==> inputs of run M <==
Design cordic_rotation_top, start of the top module:
module cordic_rotation_top#(parameter data_width=16,cordic_steps=16,angle_width=20)(
    input clk,
    input nreset,
    input enable,
    input signed [data_width-1:0] x_vec_in,
    input signed [data_width-1:0] y_vec_in,
    input [angle_width-1:0] target_angle,
    output wire signed  [data_width-1:0] x_vec_out,
    output wire signed  [data_width-1:0] y_vec_out,
    output reg done
    );
clock: 5.94 ns
lec_check: 0
cap_margin: 25
core_margin: 2
core_utilization: 70
cts_cluster_size: 21
gpl_timing_driven: 1
hold_slack_margin: -0.0
max_routing_layer: met5
min_routing_layer: met1
place_density_lb_addon: 0.11
slew_margin: 35
tns_end_percent: 30
run.sh (not shown) runs the stock make flow with config.mk's settings and CLKGATE_MAP_FILE=.
==> run C: changes against run M <==
Settings changed: CAP_MARGIN 25 to 20, CORE_UTILIZATION 70 to 72, CTS_CLUSTER_SIZE 21 to default, GPL_TIMING_DRIVEN 1 to default, HOLD_SLACK_MARGIN -0.0 to default, MAX_ROUTING_LAYER met5 to default, MIN_ROUTING_LAYER met1 to default, PLACE_DENSITY from default to 0.67, PLACE_DENSITY_LB_ADDON 0.11 to default, SETUP_SLACK_MARGIN from default to -0.3, SLEW_MARGIN 35 to 20, TNS_END_PERCENT 30 to default.
==> flow/constraint.sdc (replaced) <==
create_clock -name core_clock -period 4.4 [get_ports {clk}]
set_input_delay 0.8800 -clock core_clock [delete_from_list [all_inputs] [get_ports {clk}]]
set_output_delay 0.8800 -clock core_clock [all_outputs]
set_load 0.01 [all_outputs]
==> run Y: changes against run M <==
Settings changed: CAP_MARGIN 25 to 20, CORE_UTILIZATION 70 to 72, CTS_CLUSTER_DIAMETER from default to 374, CTS_CLUSTER_SIZE 21 to default, GPL_TIMING_DRIVEN 1 to default, HOLD_SLACK_MARGIN -0.0 to default, MAX_ROUTING_LAYER met5 to default, MIN_ROUTING_LAYER met1 to default, PLACE_DENSITY from default to 0.6, PLACE_DENSITY_LB_ADDON 0.11 to default, SLEW_MARGIN 35 to 20, TNS_END_PERCENT 30 to 5.
==> flow/constraint.sdc (replaced) <==
create_clock -name core_clock -period 5.07 [get_ports {clk}]
set_input_delay 1.0140 -clock core_clock [delete_from_list [all_inputs] [get_ports {clk}]]
set_output_delay 1.0140 -clock core_clock [all_outputs]
set_load 0.01 [all_outputs]
==> run P: changes against run M <==
Settings changed: CAP_MARGIN 25 to 30, CELL_PAD_IN_SITES_DETAIL_PLACEMENT from default to 0, CORE_UTILIZATION 70 to 60, CTS_CLUSTER_SIZE 21 to default, GPL_TIMING_DRIVEN 1 to 0, HOLD_SLACK_MARGIN -0.0 to default, MAX_ROUTING_LAYER met5 to default, MIN_ROUTING_LAYER met1 to default, PLACE_DENSITY from default to 0.6, PLACE_DENSITY_LB_ADDON 0.11 to default, SLEW_MARGIN 35 to 15, TNS_END_PERCENT 30 to 10.
==> flow/constraint.sdc (replaced) <==
create_clock -name core_clock -period 6.0 [get_ports {clk}]
set_input_delay 1.2000 -clock core_clock [delete_from_list [all_inputs] [get_ports {clk}]]
set_output_delay 1.2000 -clock core_clock [all_outputs]
set_load 0.01 [all_outputs]
==> impl_metrics.ini <==
; flow metrics
[status]
status = failed layout checks
so_faults = negative setup slack

[timing]
layout_setup_ws_ns = -0.388
slew_violations = 0
setup_viol = 17

[power]
p_sw_uw = 5010
# the run above: run Y

==> impl_metrics.ini <==
; flow metrics
[status]
status = no timing/DRC/antenna violations

[timing]
setup_viol = 0
layout_setup_ws_ns = 0.175
slew_violations = 0

[power]
p_int_uw = 12900
p_sw_uw = 4040
pwr-share-comb = 0.084
# the run above: run P

==> impl_metrics.ini <==
; generated from flow reports
[floorplanning]
die_x_um = 324

[status]
failed_stage = global routing (5_1_grt)
status = aborted with a tool error
error = [ERROR DPL-0038] Utilization greater than 100%, impossible to legalize

[placed_design]
place_inst = 10600
# the run above: run C

==> impl_metrics.ini <==
; flow metrics
[timing]
setup_viol = 0
slew_violations = 0
layout_setup_ws_ns = 0.303

[clock_network]
cts_buffer_depth = 3

[status]
status = no timing/DRC/antenna violations

[power]
p_sw_uw = 4040

[finish]
logic_area_um2 = 45200
# the run above: run M

Power figures rest on the tool's default switching activity, not on a simulated workload.
